// a_filter_approx
module a_filter_approx(
    input [31:0] x_in,
    input clk,
    input [5:0] reset,
    output [31:0] y_out);
    wire [10:0] a1_1;
    wire [10:0] a1_2;
    wire [10:0] a1_3;
    wire [10:0] a1_4;
    wire [10:0] b1;
    assign a1_1 = -11'sd192;
    assign a1_2 = -11'sd1021;
    assign a1_3 = -11'sd928;
    assign a1_4 = -11'sd1010;
    assign b1 = 11'sd307;
    wire [31:0] y_1;
    wire [31:0] y_2;
    wire [31:0] y_3;
    wire [31:0] y_4;
    wire [31:0] y_5;
    fos_exact_v4 first_stage(x_in,a1_4,clk,reset[0],y_1);
    fos_exact_v3 second_stage(y_1,a1_3,b1,clk,reset[1],y_2);
    fos_exact_v2 third_stage(y_2,a1_2,clk,reset[2],y_3);
    fos_exact_v2 fourth_stage(y_3,a1_2,clk,reset[3],y_4);
    fos_exact_v1 fifth_stage(y_4,a1_1,clk,reset[4],y_5);
    fos_exact_v1 sixth_stage(y_5,a1_1,clk,reset[5],y_out);
endmodule
For scale: ~5,000 cells after synthesis, about 71 I/O pins, ~44,000 um^2 of cells after synthesis.
make LEC_CHECK=0 CAP_MARGIN=20 CORE_MARGIN=2 CORE_UTILIZATION=65 SETUP_SLACK_MARGIN=-0.16 SLEW_MARGIN=20 finish   # period 6.87 ns
run.sh (not shown) runs the stock make flow with config.mk's settings and CLKGATE_MAP_FILE=.
The baseline completed, yet does not pass: setup timing.
==> next run, changes <==
Settings changed: CORE_UTILIZATION 65 to 43, SETUP_SLACK_MARGIN -0.16 to unset.
Clock period 6.87 ns to 9.35 ns, I/O delays scaled along.
The new run went through all stages and came out clean.
Wire length went down by 6.5%.
Clock skew goes down by 0.0084 ns.
Final cell count goes up by 4.7%.
Critical path depth grows by 2.
Design area drops by 3.8%.
Setup slack is better by 0.93 ns.
Synthesized cell count stays the same.
==> next run, changes <==
Settings changed: CORE_UTILIZATION 43 to 40, MIN_ROUTING_LAYER set to met2.
Clock period 9.35 ns to 14.5 ns, I/O delays scaled along.
Effect:
- flip-flop count is unchanged
- routed wire length rose by 8.1%
- first-iteration DRC count grows to 4.0 times its value
- hold slack degrades by 0.0033 ns
- clock skew is higher by 0.0048 ns
- area after synthesis is unchanged
==> next run, changes <==
Settings changed: CAP_MARGIN 20 to 25, CTS_CLUSTER_DIAMETER set to 386, GPL_ROUTABILITY_DRIVEN set to 0, GPL_TIMING_DRIVEN set to 0, TNS_END_PERCENT set to 65.
After rerunning: The new run completed without violations. Setup slack gets worse by 0.072 ns. Final area went up by about 0.46%. Clock-buffer cell count went down by 3. Non-clock buffer count went up by 62. Clock skew went up by 0.0058 ns.

* * *

Starting RTL as in the previous note.
clock: 5.68 ns
lec_check: 0
abc_area: 1
cap_margin: 15
core_margin: 2
core_utilization: 72
setup_slack_margin: -0.5
slew_margin: 20
tns_end_percent: 10
The starting point died in global routing (5_1_grt).
==> next run, changes <==
Settings changed: ABC_AREA 1 to not set, CAP_MARGIN 15 to 20, CORE_UTILIZATION 72 to 40, SETUP_SLACK_MARGIN -0.5 to not set, TNS_END_PERCENT 10 to not set.
Clock period 5.68 ns to 9.35 ns, I/O delays scaled along.
What happened:
- The changed run passed the timing, design-rule and antenna checks
- synthesized area drops by 14%
- synthesized cell count shrinks by 28%
- die area went up by 55%

* * *

== xenon ==
a_filter_approx again, from the RTL that the note above started with.
clock: 6.31 ns
lec_check: 0
cap_margin: 20
core_aspect_ratio: 0.9
core_margin: 2
core_utilization: 72
place_density_lb_addon: 0.21
setup_slack_margin: 1.76
slew_margin: 20
Complete run, failing final checks: xenon, reason negative setup slack.
The inputs of quartz differ from those of xenon as listed below.
- CORE_ASPECT_RATIO: 0.9 -> unset
- SETUP_SLACK_MARGIN: 1.76 -> 2.35
- the clock period (ns, I/O delays scaled along): 6.31 -> 7.88
==> results <==
| quartz | all stages done | FAIL | negative setup slack |. quartz reports a lower count of vias placed by the detailed router than xenon does. Comparing xenon and quartz, the lower register share of the cell area is on xenon. Top layer reached by signal wires = met4: quartz; top layer reached by signal wires = met5: xenon. Comparing xenon with quartz, the floorplan die area came out essentially unchanged. On first-pass GRT wire length, quartz does better than xenon. Between xenon and quartz, number of antenna violations at the first check in global routing is higher for xenon, quartz comes in under that. Delta (quartz minus xenon): final non-filler cell total went down 126, final area went down 0.0017 mm^2.
[inputs] lagoon vs quartz
- removing PLACE_DENSITY_LB_ADDON (formerly 0.21)
- removing SETUP_SLACK_MARGIN (formerly 2.35)
- changing CORE_UTILIZATION from 72 to 40
- changing the clock period (ns, I/O delays scaled along) from 7.88 to 10.0
Findings:
lagoon ended with every stage complete and zero timing, DRC or antenna violations. The share of the clock period used by the worst path after layout of lagoon is lower than that of quartz. lagoon vs. quartz: cell depth of the worst setup path shows a reduction of 1; largest fanout of any net on the critical path now smaller.
